<file path="design/flow/design.v">
module if_stage (
    input  wire        clk,
    input  wire        rst_n,
    input  wire        stall,
    input  wire        branch_taken,
    input  wire [18:0] branch_target,
    output reg         ibus_valid,
    output reg  [18:0] ibus_addr,
    input  wire [18:0] ibus_rdata,
    output reg  [18:0] pc,
    output reg  [18:0] instruction
);
    always @(posedge clk or negedge rst_n) begin
        if (!rst_n) begin
            pc          <= 19'd0;
            ibus_valid  <= 1'b0;
        end
        else if (!stall) begin
            pc <= branch_taken ? branch_target : pc + 19'd1;
            ibus_valid <= 1'b1;
            ibus_addr  <= pc;
        end
    end
    always @(posedge clk or negedge rst_n) begin
        if (!rst_n)
            instruction <= 19'd0;
        else if (ibus_valid)
            instruction <= ibus_rdata;
    end
endmodule
module id_stage(
    input [18:0] instruction,
    output [4:0] opcode,
    output [2:0] rd,
    output [2:0] rs1,
    output [2:0] rs2,
    output [14:0] immediate,
    output reg [1:0] prediction
);
    assign opcode = instruction[18:14];
    assign rd = instruction[13:11];
    assign rs1 = instruction[10:8];
    assign rs2 = instruction[7:5];
    assign immediate = instruction[14:0];
    always @(*) begin
        case(opcode)
            5'b01010, 5'b01011, 5'b01100: prediction = 2'b10;  
            default: prediction = 2'b00;  
        endcase
    end
endmodule
module regfile(
    input clk,
    input [2:0] rd_addr,
    input [2:0] rs1_addr,
    input [2:0] rs2_addr,
    input [18:0] wb_data,
    input reg_write,
    output [18:0] rs1_data,
    output [18:0] rs2_data
);
    reg [18:0] registers [0:7];
    always @(posedge clk) begin
        if (reg_write && rd_addr != 0)
            registers[rd_addr] <= wb_data;
    end
    assign rs1_data = (rs1_addr == 3'd0) ? 19'd0 : registers[rs1_addr];
    assign rs2_data = (rs2_addr == 3'd0) ? 19'd0 : registers[rs2_addr];
endmodule
module alu(
    input [4:0] opcode,
    input [18:0] operand_a,
    input [18:0] operand_b,
    output reg [18:0] result,
    output reg zero_flag,
    output reg div_by_zero
);
    always @(*) begin
        result = 19'd0;
        div_by_zero = 1'b0;
        case(opcode)
            5'b00000: result = operand_a + operand_b;
            5'b00001: result = operand_a - operand_b;
            5'b00010: result = operand_a * operand_b;
            5'b00011: begin
                div_by_zero = (operand_b == 0);
                result = (operand_b == 0) ? 19'h7FFFF : operand_a / operand_b;
            end
            5'b00100: result = operand_a & operand_b;
            5'b00101: result = operand_a | operand_b;
            5'b00110: result = operand_a ^ operand_b;
            5'b00111: result = ~operand_a;
            5'b01000: result = operand_a + 1;
            5'b01001: result = operand_a - 1;
        endcase
        zero_flag = (result == 0);
    end
endmodule
module cpu_core (
    input  wire        clk,
    input  wire        rst_n,
    output reg         bus_valid,
    output reg         bus_write,
    output reg  [18:0] bus_addr,
    output reg  [18:0] bus_wdata,
    input  wire [18:0] bus_rdata
);
    wire [18:0] if_pc;
    wire [18:0] if_instr;
    wire [4:0]  opcode;
    wire [2:0]  rd, rs1, rs2;
    wire [14:0] imm;
    wire [18:0] rs1_data, rs2_data;
    wire [18:0] alu_result;
    wire        zero_flag;
    wire        div_by_zero;
    wire [18:0] wb_data;
    wire        reg_write;
    wire is_load  = (opcode == 5'b01000);
    wire is_store = (opcode == 5'b01001);
    wire mem_access = is_load | is_store;
    if_stage ifs (
        .clk(clk),
        .rst_n(rst_n),
        .stall(mem_access),           
        .branch_taken(1'b0),
        .branch_target(19'd0),
        .ibus_valid(),                
        .ibus_addr(),                 
        .ibus_rdata(bus_rdata),
        .pc(if_pc),
        .instruction(if_instr)
    );
    id_stage id (
        .instruction(if_instr),
        .opcode(opcode),
        .rd(rd),
        .rs1(rs1),
        .rs2(rs2),
        .immediate(imm),
        .prediction()
    );
    regfile rf (
        .clk(clk),
        .rd_addr(rd),
        .rs1_addr(rs1),
        .rs2_addr(rs2),
        .wb_data(wb_data),
        .reg_write(reg_write),
        .rs1_data(rs1_data),
        .rs2_data(rs2_data)
    );
    alu alu_u (
        .opcode(opcode),
        .operand_a(rs1_data),
        .operand_b(rs2_data),
        .result(alu_result),
        .zero_flag(zero_flag),
        .div_by_zero(div_by_zero)
    );
always @(*) begin
    bus_valid = mem_access;
    bus_write = is_store;
    bus_addr  = alu_result;
    bus_wdata = rs2_data;
end
    assign wb_data =
        (is_load)  ? bus_rdata :
                     alu_result;
    assign reg_write = ~is_store & ~is_load;
endmodule
</file>
<file path="design/flow/constraint.sdc">
create_clock -name core_clock -period 34.4 [get_ports {clk}]
set_input_delay 6.8800 -clock core_clock [delete_from_list [all_inputs] [get_ports {clk}]]
set_output_delay 6.8800 -clock core_clock [all_outputs]
set_load 0.01 [all_outputs]
</file>
<file path="design/flow/run.sh">
#!/bin/bash
# the make line also repeats each setting of config.mk as NAME=value (left out here)
make -C /OpenROAD-flow-scripts/flow DESIGN_CONFIG=/design/flow/config.mk WORK_HOME=/design/flow/orfs CLKGATE_MAP_FILE= finish
</file>
<file path="design/flow/config.mk">
export PLATFORM = sky130hd
export DESIGN_NAME = cpu_core
export DESIGN_NICKNAME = cpu_core
export VERILOG_FILES = /design/flow/design.v
export SDC_FILE = /design/flow/constraint.sdc
export NUM_CORES = 4
export LEC_CHECK = 0
export ABC_AREA = 1
export CAP_MARGIN = 20
export CORE_MARGIN = 2
export CORE_UTILIZATION = 72
export CTS_CLUSTER_DIAMETER = 208
export CTS_CLUSTER_SIZE = 98
export SLEW_MARGIN = 20
</file>
==> out/metrics.yaml, run 1 <==
status: "aborted with a tool error"
failing_step: "4_1_cts"
tool.error: "[ERROR DPL-0038] Utilization greater than 100%, impossible to legalize"
numSynthFlops: 167
adder_share_pct: 24.7
dieArea_mm2: 0.0376
top_cell: "nand2_1"
port_buffers: 60
synth_area_mm2: 0.0259
die_w_um: 194
syn_inst: 3651
synthTopCellsByCount: "nand2_1 (1000), inv_1 (605), ha_1 (314), o21ai_0 (234), nor2_1 (219)"
yosysWarnings: 5
fp_util_pct: 73.1
synthMuxAreaShare_pct: 0
synth_stat.cells: 3651
edf_count: 152
top_cell_area_share_pct: 17.6
place.gp.congestion: 1.07
syn_avg_cell_area_um2: 7.11
dp_worst_setup_slack_ns: -9.07
synthDistinctLibCells: 65
synth_async_sr_flop_share_pct: 8.98
area_leaders: "edfxtp_1 (18%), ha_1 (15%), nand2_1 (14%)"
flop_cell: "edfxtp_1"
ys_seq_share_pct: 19.0
ys_sh_xor_pct: 5.23
num_rows: 69
core_mm2: 0.0355
die_h_um: 194
synth_area_leader_cell: "edfxtp_1"
dp_cells: 4682
synth-compound-area-share_pct: 14.1
logic_family: "simple AND/OR/NAND/NOR gates"
place_hpwl_um: 75600
yosysChipArea_mm2: 0.0259
num_io_pins: 61
synthSimpleGateAreaFrac_pct: 25.1
per-stage QoR:
step                TNS, ns  util, %  cell area (um^2)  hold WS [ns]  total power (uW)
floorplan            -11.26        -             26400         0.465              1310
global placement     -11.18     88.7             31500         0.485              1860
detailed placement   -52.47     88.7             31500         0.528              1980
==> run 2: changes to the inputs <==
- ABC_AREA: 1 -> default
- CORE_UTILIZATION: 72 -> 68
- CTS_CLUSTER_DIAMETER: 208 -> default
- CTS_CLUSTER_SIZE: 98 -> default
- SETUP_SLACK_MARGIN: default -> -0.6
- clock period: 34.4 -> 37.5 ns (I/O delays scaled with it)
==> run 2 against run 1 <==
Against the previous run:
- the run fails in 5_1_grt
- synthesized cell count fell by 17%
- die area is 6.3% higher
- synthesized area up 0.56%
==> out/metrics.yaml, run 2 <==
adder_share_pct: 24.6
clkSinkCount: 158
ys_seq_share_pct: 17.9
die_h_um: 200
logic_family: "adder cells"
synthSimpleGateAreaFrac_pct: 15.5
synthTopCellsByCount: "ha_1 (314), nand2_1 (298), inv_1 (254), nor2_1 (251), o21ai_0 (177)"
ctsLongestPathBuffers: 2
num_io_pins: 61
synth-compound-area-share_pct: 21.6
flop_cell: "edfxtp_1"
fp_util_pct: 69.1
top_cell: "ha_1"
edf_count: 143
synthDistinctLibCells: 99
yosysWarnings: 5
synth_area_mm2: 0.0261
die_w_um: 200
syn_inst: 3023
cts-root-buf: "clkbuf_16"
dp_worst_setup_slack_ns: -3.82
status: "aborted with a tool error"
htree_levels: 4
numSynthFlops: 158
failing_step: "5_1_grt"
port_buffers: 60
syn_avg_cell_area_um2: 8.63
synth_area_leader_cell: "edfxtp_1"
synth_async_sr_flop_share_pct: 9.49
hold_buffers: 0
top_cell_area_share_pct: 16.5
ys_sh_xor_pct: 4.96
yosysChipArea_mm2: 0.0261
tool.error: "[ERROR GRT-0116] Global routing finished with congestion. Check the congestion regions in the DRC Viewer."
cts_made_buffers: 17
synthMuxAreaShare_pct: 9.58
area_leaders: "edfxtp_1 (16%), ha_1 (15%), fa_1 (9.5%)"
place.gp.congestion: 1.10
dieArea_mm2: 0.0399
num_rows: 71
place_hpwl_um: 89500
synth_stat.cells: 3023
grt-ovfl-total: 1076
grt_use_total_pct: 91.6
core_mm2: 0.0378
run 2: stage by stage:
| step | setup TNS (ns) | instance area (um^2) | hold WS [ns] | instances | total power [uW] |
|---|---|---|---|---|---|
| after detailed placement | -6.19 | 33300 | 0.731 | 4225 | 2570 |
| after CTS | -2.59 | 35800 | 0.753 | 4375 | 2950 |
| after global placement | -3.19 | 33300 | 0.663 | 4225 | 2410 |
| after floorplan | -1.46 | 27000 | 0.551 | 3032 | 1650 |
run 2: metal layers:
| layer | GRT usage (%) | overflow |
|---|---|---|
| met1 | 88.0 | 50 |
| met2 | 106 | 696 |
| met3 | 80.1 | 57 |
| met4 | 95.0 | 264 |
| met5 | 64.3 | 9 |
run 2: timing repair:
item	4_1_cts
pin swaps	131
endpoints found under the setup margin	3
gates resized	212
cloned	5
buffers inserted	118
==> run 3: changes to the inputs <==
- ABC_AREA: default -> 0
- CAP_MARGIN: 20 -> 10
- CORE_UTILIZATION: 68 -> 59
- CTS_CLUSTER_DIAMETER: default -> 261
- CTS_CLUSTER_SIZE: default -> 98
- PLACE_DENSITY: default -> 0.37
- SETUP_SLACK_MARGIN: -0.6 -> default
- TNS_END_PERCENT: default -> 5
- clock period: 37.5 -> 24.6 ns (I/O delays scaled with it)
==> run 3 against run 2 <==
Against the previous run:
- the layout now fails its checks (setup timing)
- synthesized area did not move
- synthesized cell count unchanged
- die area rose by 15%
==> out/metrics.yaml, run 3 <==
logic_area_mm2: 0.0222
vias: 32938
placed_area_mm2: 0.0342
top_usage_layer: "met2"
hold_path_end: "ifs.instruction[12]"
port_buffers: 60
seqCellArea_mm2: 0.00468
synthTopCellsByCount: "ha_1 (314), nand2_1 (298), inv_1 (254), nor2_1 (251), o21ai_0 (177)"
via_per_inst: 7.16
cp-start-kind: "register"
final_cells: 4600
edf_count: 143
final_area_mm2: 0.0376
synthMuxAreaShare_pct: 9.58
power_switching_uw: 2380
synth_stat.cells: 3023
comb_power_uw: 4130
ctsLongestPathBuffers: 2
grt_max_degree: 41
numSynthFlops: 158
top_cell_area_share_pct: 16.5
place_hpwl_um: 88500
clkPwrFrac_pct: 5.8
setup_viol: 45
ys_sh_xor_pct: 4.96
cp_data_required_time_ns: 19.68
top_cell: "ha_1"
clock_skew_ns: 0.0172
cts_made_buffers: 17
nNetsFinal: 4447
so_faults: "setup timing"
max_freq_mhz: 25.9
crit_buf_inv: 23
die_w_um: 214
fillCellCount: 2314
synth_area_leader_cell: "edfxtp_1"
worst-r2r-setup-slack_ns: -9.23
grt_pass1_wl_um: 188000
fin_crit_sh_pct: 157
synth-compound-area-share_pct: 21.6
worst_r2r_path_depth: 160
log.warning_count: 57
r2r_start: "ifs.instruction[5]"
cp_slowest_stage_delay_ns: 0.56
firstDrtPassIters: 13
switching_share_pct: 50.1
status: "finished with violations"
grt_use_met3_pct: 18.2
cp-endpoint: "bus_addr[0]"
flop_cell: "edfxtp_1"
sequentialPower_uw: 349
comb_power_share_pct: 86.9
clkSinkCount: 158
area_leaders: "edfxtp_1 (16%), ha_1 (15%), fa_1 (9.5%)"
dp_cells: 4396
syn_inst: 3023
adder_share_pct: 24.6
ant_nets: 0
dr.first_iter.drc_count: 5100
syn2layout_area_growth_pct: 44.3
num_rows: 77
dieArea_mm2: 0.0459
hold_class: "reg -> reg"
synth_async_sr_flop_share_pct: 9.49
power_leakage_uw: 0.0172
syn_avg_cell_area_um2: 8.63
pwr-share-seq_pct: 7.3
finalHoldViolations: 0
grt_use_total_pct: 53.5
cp.depth: 159
maxSlewViolCount: 0
top_power_group: "combinational cells"
crit_path_end_kind: "primary output"
die_h_um: 214
cp-startpoint: "ifs.instruction[5]"
cp_max_fo: 9
num_io_pins: 61
use_met2_pct: 81.3
synth_area_mm2: 0.0261
place.gp.congestion: 1.07
hp-start: "ifs.instruction[12]"
grt_use_met1_pct: 59.6
worstSetupPathType: "reg -> out"
yosysWarnings: 5
synthSimpleGateAreaFrac_pct: 15.5
htree_levels: 4
cp_top_family: "AND-OR/OR-AND gates"
power_clock_uw: 275
clkLatencyLatePin_ns: 0.45
grt-ovfl-total: 0
tightest_slew_ns: 1.14
antenna_found_initial: 10
worst_slack_ns: -14.07
cts_tree: "done"
route.detailed.drc: 0
logic_family: "adder cells"
max_slew_margin_pct: 23.4
finalPower_uw: 4750
power-per-cell-area_mw_per_mm2: 126
grt_pass1_vias: 32285
critPathSlowestCell: "or4b_4"
wirelength_um: 135000
synthDistinctLibCells: 99
cp.arrival_ns: 33.75
ys_seq_share_pct: 17.9
yosysChipArea_mm2: 0.0261
fp_util_pct: 59.4
rsz0062_at_grt: "true"
path_clk_slew_ns: 0.08
p_int_uw: 2370
period_minus_slack_ns: 38.67
cap_violations: 0
vdd_drop_max_uv: 213
core_mm2: 0.0439
r2r_end: "rf.registers[6][0]"
drt-wirelength-per-cell_um: 29.3
min_path_cells: 1
cts-root-buf: "clkbuf_16"
-- run 3: through the flow --
step	TNS [ns]	util, %	hold slack (ns)	setup WS, ns
floorplan	-183.10	-	0.551	-11.76
global placement	-206.11	77.9	0.635	-12.59
detailed placement	-242.28	77.9	0.670	-13.51
CTS	-177.58	83.7	0.676	-12.02
global route	-308.19	85.6	0.708	-15.27
finish	-264.00	85.7	0.703	-14.07
-- run 3: repair_timing --
item	4_1_cts	5_1_grt
hold endpoints to repair	0	0
buffers inserted	116	43
setup endpoints to repair	45	45
pin swaps	139	93
gates resized	218	110
cloned	5	0
hold buffers	0	0
-- run 3: layout make-up --
type | count | share of cell area [%]
clock inverter | 15 | 0.422
multi-input combinational | 2484 | 58.9
tap | 592 | 1.97
timing repair buffer | 1066 | 22.5
inverter | 261 | 2.61
clock buffer | 17 | 1.13
antenna | 7 | 0.0465
sequential | 158 | 12.4
-- run 3: layer usage --
metal,wire length [um],vias to the layer above
li1,-,13019
met1,41700,15232
met2,55500,3282
met3,20500,1397
met4,16900,8
met5,43,-
==> run 4: changes to the inputs <==
- ABC_AREA: 0 -> default
- CAP_MARGIN: 10 -> 20
- CORE_UTILIZATION: 59 -> 40
- CTS_CLUSTER_DIAMETER: 261 -> default
- CTS_CLUSTER_SIZE: 98 -> default
- PLACE_DENSITY: 0.37 -> default
- TNS_END_PERCENT: 5 -> default
- clock period: 24.6 -> 29.2 ns (I/O delays scaled with it)
==> run 4 against run 3 <==
Against the previous run:
- still fails the layout checks on setup timing
- synthesized cell count stayed put
- via count is 11% lower
- global-route usage is 17 points lower
- largest cell class unchanged
==> out/metrics.yaml, run 4 <==
worstSetupPathType: "reg -> out"
hold_path_end: "ifs.instruction[12]"
cp-endpoint: "bus_addr[0]"
cp.arrival_ns: 31.99
so_faults: "setup timing"
logic_area_mm2: 0.0224
synthTopCellsByCount: "ha_1 (314), nand2_1 (298), inv_1 (254), nor2_1 (251), o21ai_0 (177)"
synth_area_mm2: 0.0261
ys_seq_share_pct: 17.9
finalHoldViolations: 0
via_per_inst: 5.97
wirelength_um: 124000
yosysWarnings: 5
die_w_um: 259
flop_cell: "edfxtp_1"
clkSinkCount: 158
setup_viol: 20
hold_class: "reg -> reg"
r2r_start: "ifs.instruction[5]"
cts_tree: "done"
synthDistinctLibCells: 99
adder_share_pct: 24.6
comb_power_share_pct: 87.1
htree_levels: 4
syn_inst: 3023
ant_nets: 0
status: "finished with violations"
tns_ns: -54.75
dp_worst_setup_slack_ns: -10.57
synth_async_sr_flop_share_pct: 9.49
cp-start-kind: "register"
core_mm2: 0.0645
num_io_pins: 61
synth_area_leader_cell: "edfxtp_1"
area_leaders: "edfxtp_1 (16%), ha_1 (15%), fa_1 (9.5%)"
crit_path_end_kind: "primary output"
pwr-share-seq_pct: 7.3
vdd_drop_max_uv: 98.1
worst-r2r-setup-slack_ns: -2.67
hp-start: "ifs.instruction[12]"
placed_area_mm2: 0.0345
syn2layout_area_growth_pct: 47.6
clkLatencyLatePin_ns: 0.43
grt-ovfl-total: 0
switching_share_pct: 48.6
comb_power_uw: 3440
cp_data_required_time_ns: 23.36
drt-wirelength-per-cell_um: 25.3
crit_buf_inv: 25
num_rows: 93
cp.depth: 165
die_h_um: 259
synth-compound-area-share_pct: 21.6
syn_avg_cell_area_um2: 8.63
ys_sh_xor_pct: 4.96
synthMuxAreaShare_pct: 9.58
yosysChipArea_mm2: 0.0261
power_switching_uw: 1920
dieArea_mm2: 0.0673
place_hpwl_um: 94000
clkPwrFrac_pct: 5.6
worst_r2r_path_depth: 165
firstDrtPassIters: 5
grt_pass1_vias: 29654
synth_stat.cells: 3023
final_area_mm2: 0.0385
max_slew_margin_pct: 17.0
cpMostUsedCell: "o21a_1"
antenna_found_initial: 3
grt_use_total_pct: 36.3
route.detailed.drc: 0
grt_pass1_wl_um: 183000
top_cell: "ha_1"
cp_slowest_stage_delay_ns: 0.61
grt_max_degree: 53
cap_violations: 0
cts-root-buf: "clkbuf_16"
cp_max_fo: 8
dr.first_iter.drc_count: 2793
path_clk_slew_ns: 0.07
sequentialPower_uw: 288
r2r_end: "rf.registers[4][0]"
min_path_cells: 1
holdWs_ns: 0.676
top_power_group: "combinational cells"
maxSlewViolCount: 0
edf_count: 143
numSynthFlops: 158
rsz0062_at_grt: "true"
critPathSlowestCell: "or4_1"
nNetsFinal: 4490
power_leakage_uw: 0.0175
seqCellArea_mm2: 0.00468
cp-startpoint: "ifs.instruction[5]"
place.gp.congestion: 1.04
period_minus_slack_ns: 37.83
hold_buffers: 0
max_freq_mhz: 26.4
logic_family: "adder cells"
port_buffers: 60
p_int_uw: 2030
fin_crit_sh_pct: 130
log.warning_count: 54
cts_made_buffers: 17
ctsLongestPathBuffers: 2
vias: 29249
top_cell_area_share_pct: 16.5
clock_skew_ns: 0.00895
worst_slack_ns: -8.63
synthSimpleGateAreaFrac_pct: 15.5
fillCellCount: 5631
power-per-cell-area_mw_per_mm2: 103
tightest_slew_ns: 1.24
fp_util_pct: 40.5
cp_top_family: "AND-OR/OR-AND gates"
power_clock_uw: 223
-- run 4: final cells by class --
type / count / share of cell area, %
well taps: 855 / 2.78
diodes: 1 / 0.00650
inverters: 261 / 2.55
multi-input cells: 2485 / 58.3
clock buffers: 17 / 1.11
flip-flops and latches: 158 / 12.1
repair buffers: 1108 / 22.7
clock inverters: 15 / 0.439
-- run 4: what timing repair did --
| action | CTS | global route |
|---|---|---|
| resized | 272 | 105 |
| cloned | 7 | 0 |
| setup buffers | 156 | 42 |
| pin swaps | 150 | 88 |
| setup endpoints to repair | 29 | 29 |
-- run 4: per-stage QoR --
step | total power, uW | utilization, % | cells
final | 3950 | 59.7 | 4900
after global routing | 4230 | 59.7 | 4899
after CTS | 3800 | 58.5 | 4858
after detailed placement | 3300 | 53.6 | 4666
after global placement | 3230 | 53.6 | 4666
after floorplan | 2120 | - | 3032
-- run 4: layer usage --
layer / up-vias / routed length, um / global-route usage, %
li1: 13089 / - / -
met1: 14254 / 49700 / 46.8
met2: 1546 / 54600 / 57.2
met3: 356 / 12200 / 7.85
met4: 4 / 7550 / 18.6
met5: - / 27 / 0
==> run 5: changes to the inputs <==
- ABC_AREA: default -> 1
- CORE_UTILIZATION: 40 -> 72
- CTS_CLUSTER_DIAMETER: default -> 248
- CTS_CLUSTER_SIZE: default -> 13
- PLACE_DENSITY_LB_ADDON: default -> 0.04
- clock period: 29.2 -> 27.4 ns (I/O delays scaled with it)
==> run 5 against run 4 <==
Against the previous run:
- the run now fails in 4_1_cts
- synthesized area is 0.56% lower
- die area shrank 44%
- synthesized cell count up 21%
==> out/metrics.yaml, run 5 <==
top_cell: "nand2_1"
ys_sh_xor_pct: 5.23
syn_inst: 3651
placed_area_mm2: 0.0317
synth-compound-area-share_pct: 14.1
synthSimpleGateAreaFrac_pct: 25.1
dieArea_mm2: 0.0376
adder_share_pct: 24.7
top_cell_area_share_pct: 17.6
num_rows: 69
synth_async_sr_flop_share_pct: 8.98
yosysChipArea_mm2: 0.0259
tool.error: "[ERROR DPL-0038] Utilization greater than 100%, impossible to legalize"
synthMuxAreaShare_pct: 0
place_hpwl_um: 75300
place.gp.congestion: 1.12
yosysWarnings: 5
die_h_um: 194
syn_avg_cell_area_um2: 7.11
num_io_pins: 61
status: "aborted with a tool error"
numSynthFlops: 167
synthTopCellsByCount: "nand2_1 (1000), inv_1 (605), ha_1 (314), o21ai_0 (234), nor2_1 (219)"
fp_util_pct: 73.1
logic_family: "simple AND/OR/NAND/NOR gates"
failing_step: "4_1_cts"
edf_count: 152
die_w_um: 194
area_leaders: "edfxtp_1 (18%), ha_1 (15%), nand2_1 (14%)"
ys_seq_share_pct: 19.0
port_buffers: 60
core_mm2: 0.0355
synth_area_leader_cell: "edfxtp_1"
synth_area_mm2: 0.0259
synthDistinctLibCells: 65
synth_stat.cells: 3651
flop_cell: "edfxtp_1"
[run 5: through the flow]
stage          util, %  setup slack [ns]  power, uW  setup TNS (ns)  cells
2_1_floorplan        -            -11.26       1660         -137.59   3669
3_3_place_gp      89.5            -11.14       2350         -137.27   4701
3_5_place_dp      89.5            -14.10       2510         -235.13   4701
==> run 6: changes to the inputs <==
- CORE_UTILIZATION: 72 -> 66
- CTS_CLUSTER_DIAMETER: 248 -> 48
- CTS_CLUSTER_SIZE: 13 -> 72
- MAX_ROUTING_LAYER: default -> met4
- PLACE_DENSITY_LB_ADDON: 0.04 -> default
- SETUP_SLACK_MARGIN: default -> 5.0
- clock period: 27.4 -> 42.2 ns (I/O delays scaled with it)
==> run 6 against run 5 <==
Against the previous run:
- the flow stops in 5_1_grt
- synthesized area did not move
- die area rose by 8.9%
- synthesized cell count did not move
==> out/metrics.yaml, run 6 <==
fp_util_pct: 67.0
num_rows: 72
failing_step: "5_1_grt"
die_w_um: 202
yosysChipArea_mm2: 0.0259
synth_async_sr_flop_share_pct: 8.98
place.gp.congestion: 1.07
htree_levels: 4
synthDistinctLibCells: 65
port_buffers: 60
synth_area_leader_cell: "edfxtp_1"
clkSinkCount: 167
syn_inst: 3651
cts-root-buf: "clkbuf_16"
ys_sh_xor_pct: 5.23
logic_family: "simple AND/OR/NAND/NOR gates"
dp_worst_setup_slack_ns: -1.61
synthTopCellsByCount: "nand2_1 (1000), inv_1 (605), ha_1 (314), o21ai_0 (234), nor2_1 (219)"
adder_share_pct: 24.7
synth_area_mm2: 0.0259
synth_stat.cells: 3651
top_cell: "nand2_1"
edf_count: 152
cts_made_buffers: 17
dieArea_mm2: 0.0409
num_io_pins: 61
synthSimpleGateAreaFrac_pct: 25.1
tool.error: "[ERROR GRT-0232] Routing congestion too high. Check the congestion heatmap in the GUI."
top_cell_area_share_pct: 17.6
ys_seq_share_pct: 19.0
core_mm2: 0.0387
syn_avg_cell_area_um2: 7.11
numSynthFlops: 167
ctsLongestPathBuffers: 2
grt_use_total_pct: 85.5
flop_cell: "edfxtp_1"
area_leaders: "edfxtp_1 (18%), ha_1 (15%), nand2_1 (14%)"
status: "aborted with a tool error"
die_h_um: 202
synthMuxAreaShare_pct: 0
synth-compound-area-share_pct: 14.1
place_hpwl_um: 68800
yosysWarnings: 5
grt-ovfl-total: 316
## run 6: per-layer routing
metal  overflow  GRT usage (%)
met4         98           81.8
met1         29           85.2
met2        170           97.8
met3         19           72.2
met5          -              -
## run 6: what timing repair did
action,in CTS
pin swaps,117
endpoints found under the hold margin,0
setup buffers,205
cloned,4
resized,131
hold buffers,0
setup endpoints to repair,4
## run 6: through the flow
step	hold WS, ns	instances	cell area, um^2
2_1_floorplan	0.465	3669	26400
3_3_place_gp	0.512	4393	28900
3_5_place_dp	0.518	4393	28900
4_1_cts	0.535	4634	31500
==> run 7: changes to the inputs <==
- ABC_AREA: 1 -> default
- CORE_UTILIZATION: 66 -> 62
- CTS_CLUSTER_DIAMETER: 48 -> 131
- CTS_CLUSTER_SIZE: 72 -> default
- GPL_ROUTABILITY_DRIVEN: default -> 0
- GPL_TIMING_DRIVEN: default -> 1
- MAX_ROUTING_LAYER: met4 -> default
- SLEW_MARGIN: 20 -> 5
- clock period: 42.2 -> 43.2 ns (I/O delays scaled with it)
==> run 7 against run 6 <==
Against the previous run:
- now clean on timing, DRC and antenna
- die area up 6.9%
- synthesized cell count decreased by 17%
- synthesized area rose by 0.56%
==> out/metrics.yaml, run 7 <==
ant_nets: 0
rsz0062_at_grt: "true"
utilization_pct: 78.2
tightest_slew_ns: 1.22
die_h_um: 209
synth_stat.cells: 3023
cpMostUsedCell: "a21oi_2"
synthDistinctLibCells: 99
cp_max_fo: 8
num_rows: 75
synth-compound-area-share_pct: 21.6
top_cell_area_share_pct: 16.5
period_minus_slack_ns: 41.95
numSynthFlops: 158
cp.arrival_ns: 33.31
synth_async_sr_flop_share_pct: 9.49
grt_pass1_vias: 27067
cp_data_required_time_ns: 34.56
worst_r2r_path_depth: 159
synth_area_mm2: 0.0261
firstDrtPassIters: 8
clock_skew_ns: 0.0134
max_slew_margin_pct: 18.3
comb_power_uw: 1960
port_buffers: 60
pwr-share-seq_pct: 8.5
power-per-cell-area_mw_per_mm2: 70.8
die_w_um: 209
antenna_found_initial: 9
grt_use_total_pct: 47.3
syn2layout_area_growth_pct: 25.3
top_cell: "ha_1"
grt_pass1_wl_um: 157000
r2r_end: "rf.registers[6][0]"
cp_top_family: "AND-OR/OR-AND gates"
flop_cell: "edfxtp_1"
path_clk_slew_ns: 0.07
switching_share_pct: 51.5
synthTopCellsByCount: "ha_1 (314), nand2_1 (298), inv_1 (254), nor2_1 (251), o21ai_0 (177)"
comb_power_share_pct: 84.8
vdd_drop_max_uv: 109
clkPwrFrac_pct: 6.8
vias: 27906
core_mm2: 0.0418
nNetsFinal: 3799
sequentialPower_uw: 196
tns_ns: 0
fp_util_pct: 62.5
num_io_pins: 61
dieArea_mm2: 0.0437
cts_made_buffers: 17
cp.depth: 158
grt-ovfl-total: 0
clkSinkCount: 158
logic_family: "adder cells"
htree_levels: 4
hold_path_end: "ifs.instruction[12]"
synth_area_leader_cell: "edfxtp_1"
hp-start: "ifs.instruction[12]"
grt_max_degree: 58
worst_slack_ns: 1.25
placed_area_mm2: 0.0289
r2r_start: "ifs.instruction[5]"
ctsLongestPathBuffers: 2
crit_path_end_kind: "primary output"
max_freq_mhz: 23.8
clkLatencyLatePin_ns: 0.44
synthMuxAreaShare_pct: 9.58
syn_avg_cell_area_um2: 8.63
cp-endpoint: "bus_addr[0]"
worst-r2r-setup-slack_ns: 9.82
wl_met2_um: 45700
final_area_mm2: 0.0327
via_per_inst: 7.16
place_hpwl_um: 74900
power_clock_uw: 157
setup_viol: 0
worstSetupPathType: "reg -> out"
area_leaders: "edfxtp_1 (16%), ha_1 (15%), fa_1 (9.5%)"
dp_worst_setup_slack_ns: -0.683
yosysChipArea_mm2: 0.0261
cp-startpoint: "ifs.instruction[5]"
status: "timing/DRC/antenna clean"
top_power_group: "combinational cells"
top_layer: "met5"
critPathSlowestCell: "dfrtp_4"
routedLengthMet1_um: 37300
synthSimpleGateAreaFrac_pct: 15.5
drt-wirelength-per-cell_um: 27.8
yosysWarnings: 5
cp_slowest_stage_delay_ns: 0.55
dp_cells: 3659
power_leakage_uw: 0.0140
cp-start-kind: "register"
min_path_cells: 1
ys_seq_share_pct: 17.9
route.detailed.drc: 0
fin_crit_sh_pct: 97.1
fillCellCount: 2803
maxSlewViolCount: 0
log.warning_count: 56
cap_violations: 0
power_switching_uw: 1190
p_int_uw: 1120
cts-root-buf: "clkbuf_16"
hold_buffers: 0
cts_tree: "done"
finalHoldViolations: 0
syn_inst: 3023
wirelength_um: 108000
adder_share_pct: 24.6
edf_count: 143
ys_sh_xor_pct: 4.96
final_cells: 3897
wl_met3_um: 14900
hold_class: "reg -> reg"
dr.first_iter.drc_count: 4127
crit_buf_inv: 13
## run 7: metal layers
metal  vias to the layer above  track usage [%]
met2                      2219             72.1
met4                        10             35.2
met5                         -                0
li1                      11741                -
met3                       758             13.6
met1                     13178             57.1
## run 7: what timing repair did
item,4_1_cts,5_1_grt
cloned,7,1
setup endpoints to repair,4,4
pin swaps,109,133
resized,187,127
setup buffers,99,92
## run 7: area by class of cell
type | count | area [um^2] | area share [%]
repair buffers | 416 | 3460 | 10.6
inverters | 261 | 985 | 3.01
flip-flops and latches | 158 | 4680 | 14.3
clock buffers | 17 | 425 | 1.30
multi-input cells | 2486 | 22200 | 68.1
clock inverters | 15 | 191 | 0.586
well taps | 539 | 674 | 2.06
diodes | 5 | 12.5 | 0.0383
## run 7: stage by stage
| stage | total power (uW) | hold WS, ns |
|---|---|---|
| 2_1_floorplan | 1430 | 0.551 |
| 3_3_place_gp | 1810 | 0.638 |
| 3_5_place_dp | 1850 | 0.652 |
| 4_1_cts | 2130 | 0.669 |
| 5_1_grt | 2470 | 0.682 |
| 6_report | 2310 | 0.667 |
==> run 8: changes to the inputs <==
- CAP_MARGIN: 20 -> 5
- CELL_PAD_IN_SITES_DETAIL_PLACEMENT: default -> 2
- CELL_PAD_IN_SITES_GLOBAL_PLACEMENT: default -> 1
- CORE_ASPECT_RATIO: default -> 0.56
- CORE_MARGIN: 2 -> 10
- CORE_UTILIZATION: 62 -> 59
- CTS_CLUSTER_DIAMETER: 131 -> 206
- GPL_ROUTABILITY_DRIVEN: 0 -> 1
- GPL_TIMING_DRIVEN: 1 -> default
- HOLD_SLACK_MARGIN: default -> 0.3
- MIN_ROUTING_LAYER: default -> met2
- PLACE_DENSITY_LB_ADDON: default -> 0.07
- SETUP_SLACK_MARGIN: 5.0 -> 3.52
- SLEW_MARGIN: 5 -> 20
- TNS_END_PERCENT: default -> 5
- clock period: 43.2 -> 45.0 ns (I/O delays scaled with it)
==> run 8 against run 7 <==
Against the previous run:
- the flow now stops in 3_5_place_dp
- synthesized cell count unchanged
- die area up 22%
- synthesized area unchanged
==> out/metrics.yaml, run 8 <==
ys_sh_xor_pct: 4.96
place.gp.congestion: 1.28
top_cell: "ha_1"
core_mm2: 0.0435
logic_family: "adder cells"
synth_stat.cells: 3023
dieArea_mm2: 0.0534
status: "aborted with a tool error"
adder_share_pct: 24.6
die_w_um: 301
area_leaders: "edfxtp_1 (16%), ha_1 (15%), fa_1 (9.5%)"
synth_area_mm2: 0.0261
synth_area_leader_cell: "edfxtp_1"
synth_async_sr_flop_share_pct: 9.49
num_rows: 57
ys_seq_share_pct: 17.9
synth-compound-area-share_pct: 21.6
die_h_um: 177
tool.error: "[ERROR DPL-0033] detailed placement checks failed during check placement."
syn_avg_cell_area_um2: 8.63
fp_util_pct: 60.0
synthTopCellsByCount: "ha_1 (314), nand2_1 (298), inv_1 (254), nor2_1 (251), o21ai_0 (177)"
synthDistinctLibCells: 99
syn_inst: 3023
num_io_pins: 61
numSynthFlops: 158
synthMuxAreaShare_pct: 9.58
synthSimpleGateAreaFrac_pct: 15.5
top_cell_area_share_pct: 16.5
failing_step: "3_5_place_dp"
edf_count: 143
yosysWarnings: 5
port_buffers: 60
yosysChipArea_mm2: 0.0261
flop_cell: "edfxtp_1"
-- run 8: stage by stage --
step / cell area [um^2] / hold slack (ns)
after floorplan: 26500 / 0.551
after global placement: 28500 / 0.639
==> run 9: changes to the inputs <==
- ABC_AREA: default -> 1
- CAP_MARGIN: 5 -> 20
- CELL_PAD_IN_SITES_GLOBAL_PLACEMENT: 1 -> 3
- CORE_ASPECT_RATIO: 0.56 -> 0.93
- CORE_MARGIN: 10 -> 4
- CORE_UTILIZATION: 59 -> 62
- CTS_CLUSTER_DIAMETER: 206 -> 343
- GPL_TIMING_DRIVEN: default -> 0
- HOLD_SLACK_MARGIN: 0.3 -> -0.06
- PLACE_DENSITY_LB_ADDON: 0.07 -> default
- SETUP_SLACK_MARGIN: 3.52 -> 2.5
- SLEW_MARGIN: 20 -> 30
- TNS_END_PERCENT: 5 -> 55
- clock period: 45.0 -> 27.1 ns (I/O delays scaled with it)
==> run 9 against run 8 <==
Against the previous run:
- the run fails in 3_1_place_gp_skip_io
- synthesized area shrank 0.56%
- synthesized cell count grew 21%
- die area shrank 15%
==> out/metrics.yaml, run 9 <==
synthDistinctLibCells: 65
fp_util_pct: 63.5
synthTopCellsByCount: "nand2_1 (1000), inv_1 (605), ha_1 (314), o21ai_0 (234), nor2_1 (219)"
adder_share_pct: 24.7
ys_seq_share_pct: 19.0
ys_sh_xor_pct: 5.23
dieArea_mm2: 0.0452
top_cell: "nand2_1"
status: "aborted with a tool error"
synth_async_sr_flop_share_pct: 8.98
synthMuxAreaShare_pct: 0
logic_family: "simple AND/OR/NAND/NOR gates"
synth_area_mm2: 0.0259
synth_stat.cells: 3651
tool.error: "[ERROR GPL-0301] Utilization 146.627 % exceeds 100%."
synth_area_leader_cell: "edfxtp_1"
top_cell_area_share_pct: 17.6
yosysChipArea_mm2: 0.0259
syn_avg_cell_area_um2: 7.11
edf_count: 152
numSynthFlops: 167
synthSimpleGateAreaFrac_pct: 25.1
area_leaders: "edfxtp_1 (18%), ha_1 (15%), nand2_1 (14%)"
core_mm2: 0.0409
yosysWarnings: 5
synth-compound-area-share_pct: 14.1
die_h_um: 205
failing_step: "3_1_place_gp_skip_io"
die_w_um: 220
num_rows: 71
flop_cell: "edfxtp_1"
syn_inst: 3651
==> run 10: changes to the inputs <==
- CELL_PAD_IN_SITES_DETAIL_PLACEMENT: 2 -> default
- CELL_PAD_IN_SITES_GLOBAL_PLACEMENT: 3 -> default
- CORE_ASPECT_RATIO: 0.93 -> default
- CORE_MARGIN: 4 -> 2
- CORE_UTILIZATION: 62 -> 55
- CTS_CLUSTER_DIAMETER: 343 -> default
- CTS_CLUSTER_SIZE: default -> 98
- GPL_ROUTABILITY_DRIVEN: 1 -> default
- GPL_TIMING_DRIVEN: 0 -> default
- HOLD_SLACK_MARGIN: -0.06 -> default
- MIN_ROUTING_LAYER: met2 -> default
- PLACE_DENSITY: default -> 0.37
- SETUP_SLACK_MARGIN: 2.5 -> default
- SLEW_MARGIN: 30 -> 20
- TNS_END_PERCENT: 55 -> default
- clock period: 27.1 -> 27.4 ns (I/O delays scaled with it)
==> run 10 against run 9 <==
Against the previous run:
- synthesized cell count is the same
- the layout now fails its checks (setup timing)
- synthesized area is the same
- die area grew 8.3%
==> out/metrics.yaml, run 10 <==
grt_pass1_vias: 28181
worst_slack_ns: -12.55
seqCellArea_mm2: 0.00495
grt_use_total_pct: 40.5
hold_buffers: 0
power_clock_uw: 237
num_io_pins: 61
so_faults: "setup timing"
antenna_found_initial: 4
cp_data_required_time_ns: 21.92
setup_viol: 38
grt_pass1_wl_um: 155000
cp-endpoint: "bus_addr[0]"
synthDistinctLibCells: 65
max_slew_margin_pct: 18.9
cp_slowest_stage_delay_ns: 0.50
vias: 29249
status: "finished with violations"
cap_violations: 0
dp_worst_setup_slack_ns: -13.05
synth_area_mm2: 0.0259
cp.arrival_ns: 34.47
synthSimpleGateAreaFrac_pct: 25.1
drt-wirelength-per-cell_um: 20.7
via_per_inst: 5.71
ys_sh_xor_pct: 5.23
place.gp.congestion: 1.03
clkLatencyLatePin_ns: 0.43
comb_power_share_pct: 82.6
synth_area_leader_cell: "edfxtp_1"
crit_buf_inv: 42
core_mm2: 0.0466
logic_area_mm2: 0.0199
vdd_drop_max_uv: 110
fin_crit_sh_pct: 146
ant_nets: 0
htree_levels: 4
comb_power_uw: 2630
p_int_uw: 1660
die_h_um: 221
clkSinkCount: 167
synth-compound-area-share_pct: 14.1
hold_path_end: "ifs.instruction[18]"
ys_seq_share_pct: 19.0
cp.depth: 292
synth_async_sr_flop_share_pct: 8.98
worstSetupPathType: "reg -> out"
die_w_um: 221
crit_path_end_kind: "primary output"
worst-r2r-setup-slack_ns: -7.13
nNetsFinal: 4962
grt-ovfl-total: 0
power-per-cell-area_mw_per_mm2: 88.1
pwr-share-seq_pct: 9.9
ctsLongestPathBuffers: 2
clkPwrFrac_pct: 7.5
worst_r2r_path_depth: 294
dieArea_mm2: 0.0489
power_switching_uw: 1520
power_leakage_uw: 0.0189
syn_inst: 3651
fillCellCount: 3313
syn_avg_cell_area_um2: 7.11
rsz0062_at_grt: "true"
tightest_slew_ns: 1.21
critPathSlowestCell: "dfrtp_4"
max_freq_mhz: 25.0
cp-startpoint: "ifs.instruction[5]"
cpMostUsedCell: "nand2_2"
grt_max_degree: 58
port_buffers: 60
synthMuxAreaShare_pct: 0
log.warning_count: 56
finalPower_uw: 3180
finalHoldViolations: 0
flop_cell: "edfxtp_1"
cts_tree: "done"
r2r_start: "ifs.instruction[5]"
cp_max_fo: 10
clock_skew_ns: 0.0140
cp-start-kind: "register"
cts_made_buffers: 17
synthTopCellsByCount: "nand2_1 (1000), inv_1 (605), ha_1 (314), o21ai_0 (234), nor2_1 (219)"
cts-root-buf: "clkbuf_16"
adder_share_pct: 24.7
yosysWarnings: 5
synth_stat.cells: 3651
place_hpwl_um: 75900
r2r_end: "rf.registers[7][0]"
route.detailed.drc: 0
numSynthFlops: 167
cp_top_family: "AND-OR/OR-AND gates"
syn2layout_area_growth_pct: 39.2
top_cell_area_share_pct: 17.6
switching_share_pct: 47.9
edf_count: 152
top_cell: "nand2_1"
num_rows: 79
yosysChipArea_mm2: 0.0259
fp_util_pct: 55.7
hp-start: "ifs.instruction[18]"
area_leaders: "edfxtp_1 (18%), ha_1 (15%), nand2_1 (14%)"
period_minus_slack_ns: 39.95
sequentialPower_uw: 316
top_power_group: "combinational cells"
wirelength_um: 106000
maxSlewViolCount: 0
hold_class: "reg -> reg"
firstDrtPassIters: 8
path_clk_slew_ns: 0.08
min_path_cells: 2
logic_family: "simple AND/OR/NAND/NOR gates"
dr.first_iter.drc_count: 3023
## run 10: repair_timing
| item | CTS | global route |
|---|---|---|
| endpoints found under the setup margin | 39 | 48 |
| gates resized | 117 | 283 |
| gates cloned | 2 | 3 |
| setup buffers | 143 | 69 |
| pin swaps | 104 | 183 |
## run 10: stage by stage
step                      cells  setup TNS [ns]  cell area, um^2  hold WS [ns]  utilization (%)
after floorplan            3669         -137.59            26500         0.465                -
after global routing       5124         -241.16            36100         0.557             77.6
after detailed placement   4880         -196.50            32200         0.500             69.1
after global placement     4880         -139.92            32200         0.485             69.1
after CTS                  5057         -144.26            34300         0.517             73.6
final                      5124         -175.07            36100         0.528             77.6
## run 10: layer usage
| metal | part of all wire [%] | GRT usage (%) | up-vias |
|---|---|---|---|
| met5 | 0.021 | 0 | - |
| met2 | 46 | 66.9 | 1671 |
| met4 | 6.3 | 20.7 | 4 |
| met1 | 37 | 50.9 | 13736 |
| met3 | 10 | 7.00 | 449 |
| li1 | - | - | 13389 |
## run 10: final cells by class
cell class,instances,area share (%)
Timing Repair inverter,1,0.0243
Clock buffer,17,1.18
Sequential cell,167,13.7
Clock inverter,15,0.437
Antenna cell,1,0.00693
Tap cell,607,2.10
Multi-Input combinational cell,2756,55.1
Inverter,624,6.57
Timing Repair Buffer,936,20.8
==> run 11: changes to the inputs <==
- CORE_UTILIZATION: 55 -> 72
- CTS_CLUSTER_DIAMETER: default -> 264
- PLACE_DENSITY: 0.37 -> 0.42
- clock period: 27.4 -> 31.4 ns (I/O delays scaled with it)
==> run 11 against run 10 <==
Against the previous run:
- the flow now stops in 5_1_grt
- synthesized area stayed put
- die area is 23% lower
- synthesized cell count stayed put
==> out/metrics.yaml, run 11 <==
status: "aborted with a tool error"
failing_step: "5_1_grt"
tool.error: "[ERROR GRT-0116] Global routing finished with congestion. Check the congestion regions in the DRC Viewer."
synthDistinctLibCells: 65
port_buffers: 60
synth_area_leader_cell: "edfxtp_1"
die_w_um: 194
place.gp.congestion: 1.06
ys_sh_xor_pct: 5.23
top_cell_area_share_pct: 17.6
core_mm2: 0.0355
synth-compound-area-share_pct: 14.1
ctsLongestPathBuffers: 2
num_rows: 69
yosysWarnings: 5
flop_cell: "edfxtp_1"
numSynthFlops: 167
cts_made_buffers: 17
top_cell: "nand2_1"
fp_util_pct: 73.1
placed_area_mm2: 0.0316
synth_stat.cells: 3651
dp_cells: 4691
synthTopCellsByCount: "nand2_1 (1000), inv_1 (605), ha_1 (314), o21ai_0 (234), nor2_1 (219)"
die_h_um: 194
syn_avg_cell_area_um2: 7.11
grt-ovfl-total: 289
synth_async_sr_flop_share_pct: 8.98
edf_count: 152
synthSimpleGateAreaFrac_pct: 25.1
place_hpwl_um: 77000
dieArea_mm2: 0.0376
grt_use_total_pct: 86.1
cts-root-buf: "clkbuf_16"
ys_seq_share_pct: 19.0
htree_levels: 4
clkSinkCount: 167
adder_share_pct: 24.7
logic_family: "simple AND/OR/NAND/NOR gates"
area_leaders: "edfxtp_1 (18%), ha_1 (15%), nand2_1 (14%)"
synth_area_mm2: 0.0259
syn_inst: 3651
synthMuxAreaShare_pct: 0
num_io_pins: 61
yosysChipArea_mm2: 0.0259
==> run 11: per-layer routing <==
metal,global-route usage [%],overflow
met1,85.9,18
met5,46.1,1
met2,98.8,163
met3,74.8,16
met4,86.5,91
==> run 11: repair_timing <==
item / CTS
endpoints found under the setup margin: 30
hold buffers: 0
resized: 137
endpoints found under the hold margin: 0
pin swaps: 109
buffers inserted: 99
cloned: 1
==> run 11: metrics by stage <==
stage          utilization (%)  setup WS (ns)
4_1_cts                   94.5          -9.23
3_5_place_dp              89.1         -10.74
3_3_place_gp              89.1          -7.63
2_1_floorplan                -          -8.06
==> run 12: changes to the inputs <==
- CORE_UTILIZATION: 72 -> 67
- CTS_CLUSTER_DIAMETER: 264 -> 131
- CTS_CLUSTER_SIZE: 98 -> 31
- GPL_ROUTABILITY_DRIVEN: default -> 1
- GPL_TIMING_DRIVEN: default -> 1
- PLACE_DENSITY: 0.42 -> default
- SETUP_SLACK_MARGIN: default -> 0.16
- clock period: 31.4 -> 43.2 ns (I/O delays scaled with it)
==> run 12 against run 11 <==
Against the previous run:
- synthesized area stayed put
- die area is 7.3% higher
- synthesized cell count is the same
- the layout now fails its checks (setup timing)
==> out/metrics.yaml, run 12 <==
status: "finished with violations"
so_faults: "setup timing"
cp-start-kind: "register"
dp_worst_setup_slack_ns: -1.72
fillCellCount: 2095
switching_share_pct: 51.9
grt_max_degree: 60
wirelength_um: 117000
ys_sh_xor_pct: 5.23
max_slew_margin_pct: 17.9
rsz0062_at_grt: "true"
finalHoldViolations: 0
numSynthFlops: 167
dr.first_iter.drc_count: 5885
setup_viol: 3
clkSinkCount: 167
min_path_cells: 2
sequentialPower_uw: 202
synthMuxAreaShare_pct: 0
tightest_slew_ns: 1.23
tns_ns: -6.86
ant_nets: 0
syn_inst: 3651
r2r_end: "rf.registers[5][0]"
synth_async_sr_flop_share_pct: 8.98
place.gp.congestion: 1.07
cts_tree: "done"
vdd_drop_max_uv: 46.6
power_leakage_uw: 0.0166
cpMostUsedCell: "nand2_2"
clkLatencyLatePin_ns: 0.45
num_rows: 72
cp.depth: 277
clkPwrFrac_pct: 8.6
flop_cell: "edfxtp_1"
maxSlewViolCount: 0
comb_power_uw: 1480
syn_avg_cell_area_um2: 7.11
cp.arrival_ns: 38.26
grt_pass1_wl_um: 147000
cap_violations: 0
core_mm2: 0.0385
placed_area_mm2: 0.0281
synthTopCellsByCount: "nand2_1 (1000), inv_1 (605), ha_1 (314), o21ai_0 (234), nor2_1 (219)"
htree_levels: 4
pwr-share-seq_pct: 10.9
port_buffers: 60
synth-compound-area-share_pct: 14.1
cp-endpoint: "bus_addr[0]"
dieArea_mm2: 0.0403
p_int_uw: 888
route.detailed.drc: 0
power_clock_uw: 160
edf_count: 152
max_freq_mhz: 21.3
top_cell: "nand2_1"
logic_family: "simple AND/OR/NAND/NOR gates"
seqCellArea_mm2: 0.00494
logic_area_mm2: 0.0197
num_io_pins: 61
hold_path_end: "ifs.instruction[18]"
cp-startpoint: "ifs.instruction[5]"
final_area_mm2: 0.0322
critPathSlowestCell: "o21ai_2"
worst_r2r_path_depth: 279
crit_buf_inv: 38
antenna_found_initial: 8
worstSetupPathType: "reg -> out"
cp_max_fo: 20
top_power_group: "combinational cells"
hold_class: "reg -> reg"
grt_use_total_pct: 46.7
cp_top_family: "simple AND/OR/NAND/NOR gates"
synth_stat.cells: 3651
nNetsFinal: 4484
adder_share_pct: 24.7
power_switching_uw: 957
synth_area_mm2: 0.0259
cp_data_required_time_ns: 34.56
cp_slowest_stage_delay_ns: 0.72
via_per_inst: 6.77
fin_crit_sh_pct: 109
drt-wirelength-per-cell_um: 25.6
synthSimpleGateAreaFrac_pct: 25.1
grt-ovfl-total: 0
synth_area_leader_cell: "edfxtp_1"
vias: 30862
cts-root-buf: "clkbuf_16"
power-per-cell-area_mw_per_mm2: 57.3
die_w_um: 201
area_leaders: "edfxtp_1 (18%), ha_1 (15%), nand2_1 (14%)"
synthDistinctLibCells: 65
period_minus_slack_ns: 46.90
syn2layout_area_growth_pct: 24.1
comb_power_share_pct: 80.4
clock_skew_ns: 0.0211
worst_slack_ns: -3.70
r2r_start: "ifs.instruction[5]"
top_cell_area_share_pct: 17.6
ctsLongestPathBuffers: 2
ys_seq_share_pct: 19.0
fp_util_pct: 67.4
place_hpwl_um: 67300
worst-r2r-setup-slack_ns: 4.70
hp-start: "ifs.instruction[18]"
path_clk_slew_ns: 0.09
grt_pass1_vias: 27179
cts_made_buffers: 17
firstDrtPassIters: 22
log.warning_count: 54
crit_path_end_kind: "primary output"
yosysChipArea_mm2: 0.0259
die_h_um: 201
yosysWarnings: 5
-- run 12: timing repair --
item	4_1_cts	5_1_grt
buffers inserted	92	102
hold buffers	0	0
cloned	2	6
resized	122	322
pin swaps	84	243
endpoints found under the setup margin	2	3
-- run 12: layer usage --
metal / global-route usage (%) / routed length, um / vias up
met5: 0 / 119 / -
met4: 28.9 / 12600 / 8
met3: 10.5 / 18600 / 1310
met2: 75.0 / 49100 / 3222
met1: 57.4 / 36300 / 13883
li1: - / - / 12439
-- run 12: layout make-up --
cell class	count	share of cell area [%]
Antenna cell	4	0.0311
Inverter	624	7.36
Timing Repair inverter	1	0.0272
Multi-Input combinational cell	2755	61.2
Tap cell	518	2.01
Timing Repair Buffer	459	12.1
Clock buffer	17	1.32
Sequential cell	167	15.4
Clock inverter	15	0.571
-- run 12: stage by stage --
stage | instances | total power (uW) | hold WS (ns) | utilization [%]
after detailed placement | 4321 | 1310 | 0.528 | 73.0
after floorplan | 3669 | 1020 | 0.465 | -
after global placement | 4320 | 1260 | 0.497 | 73.0
after global routing | 4556 | 1950 | 0.593 | 83.7
after CTS | 4447 | 1560 | 0.546 | 77.7
final | 4560 | 1840 | 0.548 | 83.7
==> run 13: changes to the inputs <==
- ABC_AREA: 1 -> default
- CAP_MARGIN: 20 -> 25
- CORE_UTILIZATION: 67 -> 27
- CTS_CLUSTER_DIAMETER: 131 -> 148
- CTS_CLUSTER_SIZE: 31 -> default
- GPL_ROUTABILITY_DRIVEN: 1 -> default
- SETUP_SLACK_MARGIN: 0.16 -> default
- SLEW_MARGIN: 20 -> 30
- TNS_END_PERCENT: default -> 5
- clock period: 43.2 -> 41.8 ns (I/O delays scaled with it)
==> run 13 against run 12 <==
Against the previous run:
- the run now finishes clean
- final area rose by 15%
- sequential cell count fell by 9
- register-to-register slack gained 4.5 ns
- die area increased by 150%
- worst setup slack gained 4.5 ns
- wire length down 2.1%
- worst hold slack improved by 0.14 ns
- clock skew is 0.0088 ns lower
- critical endpoint unchanged
- largest power group unchanged
==> out/metrics.yaml, run 13 <==
cp_top_family: "AND-OR/OR-AND gates"
top_cell_area_share_pct: 16.5
power-per-cell-area_mw_per_mm2: 70.5
crit_path_end_kind: "primary output"
top_power_group: "combinational cells"
path_clk_slew_ns: 0.06
log.warning_count: 51
synth-compound-area-share_pct: 21.6
syn_inst: 3023
firstDrtPassIters: 7
vias: 28255
synth_async_sr_flop_share_pct: 9.49
ant_nets: 0
edf_count: 143
power_clock_uw: 165
worst-r2r-setup-slack_ns: 9.23
hp-start: "ifs.instruction[12]"
cts-root-buf: "clkbuf_16"
grt_use_met3_pct: 4.51
via_per_inst: 5.50
switching_share_pct: 47.1
crit_buf_inv: 20
utilization_pct: 38.5
top_cell: "ha_1"
max_slew_margin_pct: 21.1
maxSlewViolCount: 0
cp.depth: 164
grt_pass1_wl_um: 166000
clkLatencyLatePin_ns: 0.43
synthSimpleGateAreaFrac_pct: 15.5
pwr-share-seq_pct: 7.7
r2r_end: "rf.registers[2][0]"
route.detailed.drc: 0
cp_slowest_stage_delay_ns: 0.58
hold_path_end: "ifs.instruction[12]"
min_path_cells: 1
grt_pass1_vias: 27391
clkPwrFrac_pct: 6.3
synth_stat.cells: 3023
top_usage_layer: "met2"
place_hpwl_um: 85700
yosysChipArea_mm2: 0.0261
hold_class: "reg -> reg"
clkSinkCount: 158
worstSetupPathType: "reg -> out"
power_leakage_uw: 0.0164
hold_buffers: 0
synthDistinctLibCells: 99
grt_use_total_pct: 21.9
synthTopCellsByCount: "ha_1 (314), nand2_1 (298), inv_1 (254), nor2_1 (251), o21ai_0 (177)"
place.gp.congestion: 0.991
syn_avg_cell_area_um2: 8.63
clock_skew_ns: 0.0123
worst_r2r_path_depth: 160
holdWs_ns: 0.688
cpMostUsedCell: "ha_4"
flop_cell: "edfxtp_1"
cp-endpoint: "bus_addr[0]"
yosysWarnings: 5
ys_seq_share_pct: 17.9
ys_sh_xor_pct: 4.96
synthMuxAreaShare_pct: 9.58
setup_viol: 0
logic_family: "adder cells"
sequentialPower_uw: 202
fin_crit_sh_pct: 98.0
num_io_pins: 61
drt-wirelength-per-cell_um: 22.3
synth_area_leader_cell: "edfxtp_1"
dieArea_mm2: 0.0991
fp_util_pct: 27.1
tightest_slew_ns: 1.17
cp-startpoint: "ifs.instruction[5]"
grt_use_met1_pct: 27.8
core_mm2: 0.0963
synth_area_mm2: 0.0261
grt-ovfl-total: 0
cts_made_buffers: 17
numSynthFlops: 158
cp_max_fo: 8
period_minus_slack_ns: 40.96
cp_data_required_time_ns: 33.44
max_freq_mhz: 24.4
finalHoldViolations: 0
comb_power_uw: 2250
grt_max_degree: 43
syn2layout_area_growth_pct: 42.2
wirelength_um: 114000
num_rows: 114
die_h_um: 315
adder_share_pct: 24.6
critPathSlowestCell: "or4b_4"
die_w_um: 315
power_switching_uw: 1230
vdd_drop_max_uv: 105
cts_tree: "done"
antenna_found_initial: 8
cp.arrival_ns: 32.60
ctsLongestPathBuffers: 2
status: "timing/DRC/antenna clean"
area_leaders: "edfxtp_1 (16%), ha_1 (15%), fa_1 (9.5%)"
htree_levels: 4
dr.first_iter.drc_count: 2972
r2r_start: "ifs.instruction[5]"
use_met2_pct: 35.2
cap_violations: 0
nNetsFinal: 4301
port_buffers: 60
cp-start-kind: "register"
p_int_uw: 1380
comb_power_share_pct: 86.0
run 13: area by class of cell:
cell class	instances	area (um^2)
fillers	9493	59200
well taps	1276	1600
repair buffers	921	7250
flip-flops and latches	158	4680
clock buffers	22	464
diodes	2	5.00
clock inverters	10	164
inverters	261	980
multi-input cells	2483	22000
run 13: layer usage:
| metal | part of all wire (%) | routed length (um) |
|---|---|---|
| met2 | 45 | 51000 |
| met4 | 6.0 | 6850 |
| met1 | 40 | 45600 |
| met3 | 9.4 | 10700 |
| met5 | 0.052 | 59 |
run 13: metrics by stage:
step	cells	setup WS, ns	power (uW)	setup TNS (ns)	area (um^2)
2_1_floorplan	3032	0.0400	1430	0	26300
3_3_place_gp	4965	-1.36	2200	-1.36	33500
3_5_place_dp	4965	-1.83	2200	-1.85	33500
4_1_cts	5024	0.0247	2420	0	34700
5_1_grt	5131	-0.588	2810	-0.588	37100
6_report	5133	0.836	2610	0	37100
run 13: what timing repair did:
item / CTS / global route
buffers inserted: 26 / 105
endpoints found under the setup margin: 2 / 2
gates resized: 81 / 325
cloned: 1 / 2
pin swaps: 33 / 196
==> run 14: changes to the inputs <==
- ABC_AREA: default -> 0
- CAP_MARGIN: 25 -> 20
- CELL_PAD_IN_SITES_GLOBAL_PLACEMENT: default -> 2
- CORE_MARGIN: 2 -> 9
- CORE_UTILIZATION: 27 -> 69
- CTS_CLUSTER_DIAMETER: 148 -> default
- CTS_CLUSTER_SIZE: default -> 64
- GPL_ROUTABILITY_DRIVEN: default -> 0
- GPL_TIMING_DRIVEN: 1 -> 0
- HOLD_SLACK_MARGIN: default -> -0.04
- MIN_ROUTING_LAYER: default -> met1
- PLACE_DENSITY: default -> 0.49
- SLEW_MARGIN: 30 -> 20
- TNS_END_PERCENT: 5 -> 30
- clock period: 41.8 -> 45.0 ns (I/O delays scaled with it)
==> run 14 against run 13 <==
Against the previous run:
- synthesized cell count did not move
- the flow now stops in 3_1_place_gp_skip_io
- die area decreased by 54%
- synthesized area unchanged
==> out/metrics.yaml, run 14 <==
top_cell_area_share_pct: 16.5
ys_seq_share_pct: 17.9
yosysWarnings: 5
synth_area_mm2: 0.0261
die_h_um: 212
flop_cell: "edfxtp_1"
ys_sh_xor_pct: 4.96
synthDistinctLibCells: 99
failing_step: "3_1_place_gp_skip_io"
synthTopCellsByCount: "ha_1 (314), nand2_1 (298), inv_1 (254), nor2_1 (251), o21ai_0 (177)"
syn_inst: 3023
area_leaders: "edfxtp_1 (16%), ha_1 (15%), fa_1 (9.5%)"
numSynthFlops: 158
synth-compound-area-share_pct: 21.6
tool.error: "[ERROR GPL-0301] Utilization 124.623 % exceeds 100%."
num_rows: 70
synth_stat.cells: 3023
syn_avg_cell_area_um2: 8.63
synthSimpleGateAreaFrac_pct: 15.5
core_mm2: 0.0370
synth_area_leader_cell: "edfxtp_1"
adder_share_pct: 24.6
top_cell: "ha_1"
dieArea_mm2: 0.0451
logic_family: "adder cells"
fp_util_pct: 70.6
synth_async_sr_flop_share_pct: 9.49
synthMuxAreaShare_pct: 9.58
status: "aborted with a tool error"
yosysChipArea_mm2: 0.0261
edf_count: 143
die_w_um: 212
==> run 15: changes to the inputs <==
- ABC_AREA: 0 -> 1
- CELL_PAD_IN_SITES_GLOBAL_PLACEMENT: 2 -> default
- CORE_MARGIN: 9 -> 2
- CORE_UTILIZATION: 69 -> 72
- CTS_CLUSTER_DIAMETER: default -> 131
- CTS_CLUSTER_SIZE: 64 -> 89
- GPL_ROUTABILITY_DRIVEN: 0 -> 1
- GPL_TIMING_DRIVEN: 0 -> 1
- HOLD_SLACK_MARGIN: -0.04 -> default
- MIN_ROUTING_LAYER: met1 -> default
- PLACE_DENSITY: 0.49 -> default
- SETUP_SLACK_MARGIN: default -> 5.0
- TNS_END_PERCENT: 30 -> default
- clock period: 45.0 -> 43.5 ns (I/O delays scaled with it)
==> run 15 against run 14 <==
Against the previous run:
- the run fails in 5_1_grt
- synthesized cell count rose by 21%
- die area fell by 17%
- synthesized area fell by 0.56%
==> out/metrics.yaml, run 15 <==
status: "aborted with a tool error"
failing_step: "5_1_grt"
tool.error: "[ERROR GRT-0232] Routing congestion too high. Check the congestion heatmap in the GUI."
num_io_pins: 61
top_cell_area_share_pct: 17.6
synthTopCellsByCount: "nand2_1 (1000), inv_1 (605), ha_1 (314), o21ai_0 (234), nor2_1 (219)"
ys_seq_share_pct: 19.0
clkSinkCount: 167
logic_family: "simple AND/OR/NAND/NOR gates"
dp_worst_setup_slack_ns: -1.76
synth_stat.cells: 3651
top_cell: "nand2_1"
cts_made_buffers: 17
synthMuxAreaShare_pct: 0
flop_cell: "edfxtp_1"
syn_inst: 3651
dieArea_mm2: 0.0376
synth_area_mm2: 0.0259
numSynthFlops: 167
fp_util_pct: 73.1
grt-ovfl-total: 624
adder_share_pct: 24.7
synthDistinctLibCells: 65
synth-compound-area-share_pct: 14.1
die_w_um: 194
edf_count: 152
grt_use_total_pct: 80.5
ys_sh_xor_pct: 5.23
yosysChipArea_mm2: 0.0259
htree_levels: 4
area_leaders: "edfxtp_1 (18%), ha_1 (15%), nand2_1 (14%)"
placed_area_mm2: 0.0280
synth_area_leader_cell: "edfxtp_1"
yosysWarnings: 5
synthSimpleGateAreaFrac_pct: 25.1
ctsLongestPathBuffers: 2
cts-root-buf: "clkbuf_16"
port_buffers: 60
place_hpwl_um: 65900
die_h_um: 194
syn_avg_cell_area_um2: 7.11
core_mm2: 0.0355
synth_async_sr_flop_share_pct: 8.98
place.gp.congestion: 1.10
num_rows: 69
run 15: layer usage:
layer	global-route usage, %	GRT overflow
met5	35.0	1
met4	81.2	201
met1	79.6	18
met2	99.4	390
met3	62.7	14
run 15: what timing repair did:
action,in CTS
cloned,4
endpoints found under the setup margin,4
buffers inserted,141
pin swaps,136
hold buffers,0
gates resized,131
run 15: through the flow:
stage	utilization, %	power [uW]	instances
after global placement	79.0	1250	4225
after detailed placement	79.0	1310	4225
after CTS	85.4	1580	4402
after floorplan	-	1040	3669
==> run 16: changes to the inputs <==
- CTS_CLUSTER_DIAMETER: 131 -> 208
- CTS_CLUSTER_SIZE: 89 -> 98
- GPL_ROUTABILITY_DRIVEN: 1 -> default
- GPL_TIMING_DRIVEN: 1 -> default
- SETUP_SLACK_MARGIN: 5.0 -> 2.64
- TNS_END_PERCENT: default -> 10
- clock period: 43.5 -> 25.4 ns (I/O delays scaled with it)
==> run 16 against run 15 <==
Against the previous run:
- synthesized area is the same
- die area unchanged
- the flow stops in 4_1_cts
- synthesized cell count did not move
==> out/metrics.yaml, run 16 <==
edf_count: 152
die_h_um: 194
synthTopCellsByCount: "nand2_1 (1000), inv_1 (605), ha_1 (314), o21ai_0 (234), nor2_1 (219)"
synthDistinctLibCells: 65
flop_cell: "edfxtp_1"
syn_inst: 3651
dp_worst_setup_slack_ns: -15.46
failing_step: "4_1_cts"
fp_util_pct: 73.1
top_cell: "nand2_1"
die_w_um: 194
num_io_pins: 61
synthMuxAreaShare_pct: 0
synth_async_sr_flop_share_pct: 8.98
synth_area_mm2: 0.0259
yosysChipArea_mm2: 0.0259
port_buffers: 60
syn_avg_cell_area_um2: 7.11
ys_seq_share_pct: 19.0
yosysWarnings: 5
top_cell_area_share_pct: 17.6
synth-compound-area-share_pct: 14.1
logic_family: "simple AND/OR/NAND/NOR gates"
synth_area_leader_cell: "edfxtp_1"
num_rows: 69
adder_share_pct: 24.7
place_hpwl_um: 74400
area_leaders: "edfxtp_1 (18%), ha_1 (15%), nand2_1 (14%)"
numSynthFlops: 167
ys_sh_xor_pct: 5.23
synth_stat.cells: 3651
status: "aborted with a tool error"
core_mm2: 0.0355
place.gp.congestion: 1.06
synthSimpleGateAreaFrac_pct: 25.1
tool.error: "[ERROR DPL-0038] Utilization greater than 100%, impossible to legalize"
dieArea_mm2: 0.0376
run 16: through the flow:
| stage | util, % | area (um^2) | hold slack, ns | cells |
|---|---|---|---|---|
| floorplan | - | 26400 | 0.465 | 3669 |
| global placement | 89.6 | 31800 | 0.486 | 4714 |
| detailed placement | 89.6 | 31800 | 0.551 | 4714 |
Power is estimated from default activity; no workload was simulated.
